==> run a <==
==> flow/design.v <==
`default_nettype none
module fifo_16_1024_ft
  (
   input wire        clk,
   input wire        srst,
   input wire [15:0] din,
   input wire        wr_en,
   input wire        rd_en,
   output wire [15:0] dout,
   output wire       full,
   output reg        overflow,
   output wire       empty,
   output wire       valid,
   output reg        underflow,
   output wire       wr_rst_busy,
   output wire       rd_rst_busy
   );
    localparam DEPTH_LOG2 = 4;
    reg [15:0] mem [0:(1<<DEPTH_LOG2)-1];
    reg [DEPTH_LOG2:0] wp;
    reg [DEPTH_LOG2:0] rp;
    assign empty = (wp == rp);
    assign full = (wp[DEPTH_LOG2] != rp[DEPTH_LOG2]) &&
                  (wp[DEPTH_LOG2-1:0] == rp[DEPTH_LOG2-1:0]);
    assign valid = ~empty;
    assign dout = mem[rp[DEPTH_LOG2-1:0]];
    assign wr_rst_busy = 1'b0;
    assign rd_rst_busy = 1'b0;
    always @(posedge clk) begin
	if(wr_en == 1'b1 && full == 1'b0) begin
	    mem[wp[DEPTH_LOG2-1:0]] <= din;
	end
    end
    always @(posedge clk) begin
	if(srst == 1'b1) begin
	    wp <= 0;
	    rp <= 0;
	    overflow <= 1'b0;
	    underflow <= 1'b0;
	end else begin
	    if(wr_en == 1'b1 && full == 1'b0) begin
		wp <= wp + 1'b1;
	    end
	    if(rd_en == 1'b1 && empty == 1'b0) begin
		rp <= rp + 1'b1;
	    end
	    overflow <= wr_en & full;
	    underflow <= rd_en & empty;
	end
    end
endmodule  
`default_nettype wire
`default_nettype none
module ether_rx#(parameter APP_KEY=16'h6000)
(
input wire clk,
input wire reset,
input wire [511:0] recv_data,
input wire recv_valid,
input wire recv_sop,
input wire recv_eop,
input wire [7:0] recv_mty,
output reg [111:0] ether_header_data,
output reg ether_header_valid,
output reg [511:0] ether_data_data,
output reg ether_data_valid,
output reg ether_data_sop,
output reg ether_data_eop,
output reg [7:0] ether_data_mty
);
    enum {IDLE, RECV_ALL, LAST_ONE} state;
    reg [399:0] recv_buf;
    reg [7:0] recv_mty_reg;
    reg ether_data_sop_reg;
    always @(posedge clk) begin
	if(reset == 1'b1) begin
	    state <= IDLE;
	    ether_header_data <= 112'd0;
	    ether_header_valid <= 1'b0;
	    ether_data_data <= 512'd0;
	    ether_data_valid <= 1'b0;
	    ether_data_sop <= 1'b0;
	    ether_data_eop <= 1'b0;
	    ether_data_mty <= 8'd0;
	    recv_buf <= 400'd0;
	    recv_mty_reg <= 8'd0;
	    ether_data_sop_reg <= 1'b0;
	end else begin
	case(state)
	    IDLE: begin
		if(recv_sop == 1'b1 && recv_valid == 1'b1 && recv_data[415:400] == APP_KEY) begin
		    ether_header_data <= recv_data[511:400];
		    ether_header_valid <= 1'b1;
		    if(recv_eop == 1'b1) begin
			ether_data_data <= {recv_data[399:0], 112'd0};
			ether_data_eop <= 1'b1;
			ether_data_sop <= 1'b1;
			ether_data_valid <= 1'b1;
			ether_data_mty <= recv_mty + 14;
			state <= IDLE;
		    end else begin
			ether_data_valid <= 1'b0;
			ether_data_sop_reg <= 1'b1;
			recv_buf <= recv_data[399:0];
			state <= RECV_ALL;
		    end
		end else begin
		    ether_header_data <= 112'd0;
		    ether_header_valid <= 1'b0;
		    ether_data_data <= 512'd0;
		    ether_data_valid <= 1'b0;
		    ether_data_sop <= 1'b0;
		    ether_data_eop <= 1'b0;
		    ether_data_mty <= 8'd0;
		    recv_buf <= 400'd0;
		    recv_mty_reg <= 8'd0;
		    ether_data_sop_reg <= 1'b0;
		end
	    end
	    RECV_ALL: begin
		if(recv_valid == 1'b1) begin
		    ether_data_data <= {recv_buf[399:0], recv_data[511:400]};
		    ether_data_valid <= 1'b1;
		    ether_data_sop <= ether_data_sop_reg;
		    ether_data_sop_reg <= 1'b0;
		    recv_buf <= recv_data[399:0];
		    if(recv_eop == 1'b1) begin
			if(recv_mty >= 50) begin
			    ether_data_mty <= recv_mty - 50;
			    ether_data_eop <= 1'b1;
			    state <= IDLE;
			end else begin
			    ether_data_eop <= 1'b0;
			    recv_mty_reg <= recv_mty + 14;
			    state <= LAST_ONE;
			end
		    end
		end else begin
		    ether_data_valid <= 1'b0;
		end
	    end
	    LAST_ONE: begin
		ether_data_data <= {recv_buf, 112'h0};
		ether_data_valid <= 1'b1;
		ether_data_eop <= 1'b1;
		ether_data_sop <= 1'b0;
		ether_data_mty <= recv_mty_reg;
		state <= IDLE;
	    end
	    default: begin
		state <= IDLE;
	    end
	endcase
	end
    end
endmodule  
`default_nettype wire
`default_nettype none
module ether_tx
(
input wire clk,
input wire reset,
input wire [111:0] ether_header_data,
input wire ether_header_valid,
input wire [511:0] ether_data_data,
input wire ether_data_valid,
input wire ether_data_sop,
input wire ether_data_eop,
input wire [7:0] ether_data_mty,
output reg [511:0] send_data,
output reg send_valid,
output reg send_sop,
output reg send_eop,
output reg [7:0] send_mty
);
    enum {IDLE, RECV_ALL, LAST_ONE} state;
    reg [399:0] send_buf;
    reg [7:0] send_mty_reg;
    always @(posedge clk) begin
	if(reset == 1'b1) begin
	    state <= IDLE;
	    send_data <= 512'd0;
	    send_valid <= 1'b0;
	    send_sop <= 1'b0;
	    send_eop <= 1'b0;
	    send_mty <= 8'd0;
	    send_buf <= 112'd0;
	    send_mty_reg <= 8'd0;
	end else begin
	case(state)
	    IDLE: begin
		if(ether_header_valid == 1'b1 && ether_data_sop == 1'b1 && ether_data_valid == 1'b1) begin
		    send_data <= {ether_header_data, ether_data_data[511:112]};
		    send_valid <= 1'b1;
		    send_sop <= 1'b1;
		    send_buf <= ether_data_data[111:0];
		    if(ether_data_eop == 1'b1) begin
			if(ether_data_mty >= 14) begin
			    send_mty <= ether_data_mty - 14;
			    send_eop <= 1'b1;
			    state <= IDLE;
			end else begin
			    send_mty_reg <= ether_data_mty + 50;
			    send_eop <= 1'b0;
			    state <= LAST_ONE;
			end
		    end else begin
			send_eop <= 1'b0;
			state <= RECV_ALL;
		    end
		end else begin
		    send_data <= 512'd0;
		    send_valid <= 1'b0;
		    send_sop <= 1'b0;
		    send_eop <= 1'b0;
		    send_mty <= 8'd0;
		    send_buf <= 112'd0;
		    send_mty_reg <= 8'd0;
		end
	    end
	    RECV_ALL: begin
		if(ether_data_valid == 1'b1) begin
		    send_data <= {send_buf, ether_data_data[511:112]};
		    send_valid <= 1'b1;
		    send_sop <= 1'b0;
		    send_buf <= ether_data_data[111:0];
		    if(ether_data_eop == 1'b1) begin
			if(ether_data_mty >= 14) begin
			    send_mty <= ether_data_mty - 14;
			    send_eop <= 1'b1;
			    state <= IDLE;
			end else begin
			    send_mty_reg <= ether_data_mty + 50;
			    send_eop <= 1'b0;
			    state <= LAST_ONE;
			end
		    end
		end else begin
		    send_valid <= 1'b0;
		end
	    end
	    LAST_ONE: begin
		send_data <= {send_buf, 400'd0};
		send_valid <= 1'b1;
		send_eop <= 1'b1;
		send_sop <= 1'b0;
		send_mty <= send_mty_reg;
		state <= IDLE;
	    end
	    default: begin
		state <= IDLE;
	    end
	endcase
	end
    end
endmodule  
`default_nettype wire
`default_nettype none
module cmac_usplus_emitter
  (
   input wire clk,
   input wire reset,
   input wire [511:0] din_data,
   input wire din_valid,
   input wire din_sop,
   input wire din_eop,
   input wire [7:0] din_mty,
   output reg [511:0] dout_data,
   output reg dout_valid,
   output wire dout_kick,
   output wire [13:0] dout_bytes,
   input wire cmac_busy,
   input wire cmac_done,
   input wire cmac_tx_rdy
   );
    reg[7:0] data_ready_state;
    reg dout_ready;
    reg [15:0] dout_count;
    always @(posedge clk) begin
	if(reset == 1'b1) begin
	    dout_valid <= 1'b0;
	    dout_ready <= 1'b0;
	    dout_count <= 16'd0;
	    data_ready_state <= 8'd0;
	end else begin
	    dout_data <= din_data;
	    dout_valid <= din_valid;
	    if(data_ready_state == 0) begin
		if(din_valid == 1 && din_sop == 1) begin
		    if(din_eop == 1) begin
			dout_ready <= 1;
			dout_count <= 64 - din_mty;
		    end else begin
			dout_ready <= 0;
			dout_count <= 64;
			data_ready_state <= data_ready_state + 1;
		    end
		end else begin
		    dout_ready <= 0;
		end
	    end else if(data_ready_state == 1) begin
		if(din_valid == 1) begin
		    if(din_eop == 1) begin
			dout_ready <= 1;
			dout_count <= dout_count + (64 - din_mty);
			data_ready_state <= 0;
		    end else begin
			dout_ready <= 0;
			dout_count <= dout_count + 64;
		    end
		end else begin
		    dout_ready <= 0;
		end
	    end else begin
		dout_ready <= 0;
	    end
	end
    end
    reg fifo_rd;
    wire [15:0] fifo_q;
    wire fifo_full, fifo_empty;
    wire fifo_valid;
    wire fifo_overflow, fifo_underflow;
    wire fifo_wr_rst_busy, fifo_rd_rst_busy;
    fifo_16_1024_ft fifo_i(.clk(clk),
			   .srst(reset),
			   .din(dout_count),
			   .wr_en(dout_ready),
			   .rd_en(fifo_rd),
			   .dout(fifo_q),
			   .full(fifo_full),
			   .overflow(fifo_overflow),
			   .empty(fifo_empty),
			   .valid(fifo_valid),
			   .underflow(fifo_underflow),
			   .wr_rst_busy(fifo_wr_rst_busy),
			   .rd_rst_busy(fifo_rd_rst_busy));
    reg [7:0] kick_state;
    reg kick_reg;
    reg [13:0] bytes_reg;
    assign dout_kick = kick_reg;
    assign dout_bytes = bytes_reg;
    always @(posedge clk) begin
	if(reset == 1'b1) begin
	    kick_reg <= 1'b0;
	    bytes_reg <= 14'd0;
	    kick_state <= 8'd0;
	    fifo_rd <= 1'b0;
	end else begin
	    case(kick_state)
		0 : begin
		    if(fifo_valid && cmac_tx_rdy) begin
			kick_reg <= 1'b1;
			kick_state <= kick_state + 1;
			bytes_reg <= fifo_q[13:0];
			fifo_rd <= 1'b1;
		    end else begin
			kick_reg <= 1'b0;
			fifo_rd <= 1'b0;
		    end
		end
		1 : begin
		    fifo_rd <= 1'b0;
		    if(cmac_busy == 1'b1) begin  
			kick_reg <= 1'b0;
			kick_state <= kick_state + 1;
		    end
		end
		2 : begin
		    if(cmac_done == 1'b1) begin  
			kick_state <= 0;
		    end
		end
		default: begin
		    kick_state <= 0;
		    kick_reg <= 1'b0;
		    fifo_rd <= 1'b0;
		end
	    endcase  
	end
    end
endmodule  
`default_nettype wire
`default_nettype none
module ether_echo
  (
   input wire         clk,
   input wire         reset,
   input wire [127:0] rx_dataout0,
   input wire [127:0] rx_dataout1,
   input wire [127:0] rx_dataout2,
   input wire [127:0] rx_dataout3,
   input wire         rx_enaout0,
   input wire         rx_sopout0,
   input wire         rx_eopout0,
   input wire         rx_eopout1,
   input wire         rx_eopout2,
   input wire         rx_eopout3,
   input wire [3:0]   rx_mtyout0,
   input wire [3:0]   rx_mtyout1,
   input wire [3:0]   rx_mtyout2,
   input wire [3:0]   rx_mtyout3,
   output wire [511:0] send_data,
   output wire         send_valid,
   output wire         send_sop,
   output wire         send_eop,
   output wire [7:0]   send_mty,
   output wire         tx_kick,
   output wire [13:0]  tx_bytes,
   input wire          cmac_busy,
   input wire          cmac_done,
   input wire          cmac_tx_rdy
   );
    wire [7:0] recv_mty = rx_eopout3 == 1'b1 ? rx_mtyout3
	       : rx_eopout2 == 1'b1 ? rx_mtyout2 + 8'd16
	       : rx_eopout1 == 1'b1 ? rx_mtyout1 + 8'd32
	       : rx_eopout0 == 1'b1 ? rx_mtyout0 + 8'd48
               : 8'd0;
    wire [111:0] ether_header_data;
    wire         ether_header_valid;
    wire [511:0] ether_data_data;
    wire         ether_data_valid;
    wire         ether_data_sop;
    wire         ether_data_eop;
    wire [7:0]   ether_data_mty;
    ether_rx#(.APP_KEY(16'h3434)) ether_rx_i
      (
       .clk(clk),
       .reset(reset),
       .recv_data({rx_dataout0, rx_dataout1, rx_dataout2, rx_dataout3}),
       .recv_valid(rx_enaout0),
       .recv_sop(rx_sopout0),
       .recv_eop(rx_eopout0 || rx_eopout1 || rx_eopout2 || rx_eopout3),
       .recv_mty(recv_mty),
       .ether_header_data(ether_header_data),
       .ether_header_valid(ether_header_valid),
       .ether_data_data(ether_data_data),
       .ether_data_valid(ether_data_valid),
       .ether_data_sop(ether_data_sop),
       .ether_data_eop(ether_data_eop),
       .ether_data_mty(ether_data_mty)
       );
    ether_tx ether_tx_i
      (
       .clk(clk),
       .reset(reset),
       .ether_header_data({ether_header_data[63:16], ether_header_data[111:64], ether_header_data[15:0]}),  
       .ether_header_valid(ether_header_valid),
       .ether_data_data(ether_data_data),
       .ether_data_valid(ether_data_valid),
       .ether_data_sop(ether_data_sop),
       .ether_data_eop(ether_data_eop),
       .ether_data_mty(ether_data_mty),
       .send_data(send_data),
       .send_valid(send_valid),
       .send_sop(send_sop),
       .send_eop(send_eop),
       .send_mty(send_mty)
       );
    cmac_usplus_emitter cmac_usplus_emitter_i
      (
       .clk(clk),
       .reset(reset),
       .din_data(send_data),
       .din_valid(send_valid),
       .din_sop(send_sop),
       .din_eop(send_eop),
       .din_mty(send_mty),
       .dout_data(),
       .dout_valid(),
       .dout_kick(tx_kick),
       .dout_bytes(tx_bytes),
       .cmac_busy(cmac_busy),
       .cmac_done(cmac_done),
       .cmac_tx_rdy(cmac_tx_rdy)
       );
endmodule  
`default_nettype wire
==> flow/run.sh <==
#!/bin/bash
# the make line also repeats each setting of config.mk as NAME=value (left out here)
make -C /OpenROAD-flow-scripts/flow DESIGN_CONFIG=/design/flow/config.mk WORK_HOME=/design/flow/orfs CLKGATE_MAP_FILE= finish
==> flow/config.mk <==
export PLATFORM = sky130hd
export DESIGN_NAME = ether_echo
export DESIGN_NICKNAME = ether_echo
export VERILOG_FILES = /design/flow/design.v
export SDC_FILE = /design/flow/constraint.sdc
export NUM_CORES = 4
export LEC_CHECK = 0
export CAP_MARGIN = 20
export CORE_ASPECT_RATIO = 0.5
export CORE_MARGIN = 2
export CORE_UTILIZATION = 72
export CTS_CLUSTER_DIAMETER = 396
export CTS_CLUSTER_SIZE = 97
export PLACE_DENSITY = 0.36
export SETUP_SLACK_MARGIN = -0.11
export SLEW_MARGIN = 20
export TNS_END_PERCENT = 5
==> flow/constraint.sdc <==
create_clock -name core_clock -period 1.68 [get_ports {clk}]
set_input_delay 0.3360 -clock core_clock [delete_from_list [all_inputs] [get_ports {clk}]]
set_output_delay 0.3360 -clock core_clock [all_outputs]
set_load 0.01 [all_outputs]
==> inputs of run b, as changes to run a <==
CELL_PAD_IN_SITES_GLOBAL_PLACEMENT = 3   (was not set)
CORE_ASPECT_RATIO = 0.73   (was 0.5)
CORE_UTILIZATION = 52   (was 72)
CTS_CLUSTER_DIAMETER = not set   (was 396)
CTS_CLUSTER_SIZE = 55   (was 97)
GPL_TIMING_DRIVEN = 0   (was not set)
HOLD_SLACK_MARGIN = 0.12   (was not set)
PLACE_DENSITY = not set   (was 0.36)
PLACE_DENSITY_LB_ADDON = 0.21   (was not set)
SETUP_SLACK_MARGIN = not set   (was -0.11)
SLEW_MARGIN = 15   (was 20)
TNS_END_PERCENT = not set   (was 5)
==> flow/constraint.sdc (replaced) <==
create_clock -name core_clock -period 4.0 [get_ports {clk}]
set_input_delay 0.8000 -clock core_clock [delete_from_list [all_inputs] [get_ports {clk}]]
set_output_delay 0.8000 -clock core_clock [all_outputs]
set_load 0.01 [all_outputs]
==> comparison table <==
| quantity | run a | run b |
|---|---|---|
| Result of the run | stopped before the end | stopped before the end |
| Last stage reached | global routing (5_1_grt) | global placement without I/O (3_1_place_gp_skip_io) |
| Core area | 102,600 µm² | 142,000 µm² |
| Fa+ha+maj area frac | 0.005301 | 0.005301 |
| Compound Share, Synth | 0.1537 | 0.1537 |
| Die y size | 231.6 µm | 327.6 µm |
| Overall chip area | 106,300 µm² | 146,500 µm² |
| Number of rows created at floorplan | 83 | 118 |
| Top cell area share | 0.4697 | 0.4697 |
| MUX share of area | 0.02436 | 0.02436 |
| Count of warnings emitted by yosys | 4 | 4 |
| Count of instantiated cells in the yosys netlist | 8,245 | 8,245 |
| Yosys stat area | 74,590 µm² | 74,590 µm² |
| Horizontal die size | 459.2 µm | 447.3 µm |
| Area fraction in xor and xnor cells | 0.004579 | 0.004579 |
| Unique cell types | 65 | 65 |
| EDFF count, synth | 224 | 224 |
| Seq share, synth | 0.5599 | 0.5599 |
| Number of standard cells after synthesis | 8,245 | 8,245 |
| Leading cell type by number of instances after synthesis | sky130_fd_sc_hd__dfxtp_1 | sky130_fd_sc_hd__dfxtp_1 |
| Starting Density | 0.7270 | 0.5252 |
| Synthesized area divided by synthesized cell count | 9.047 µm² | 9.047 µm² |
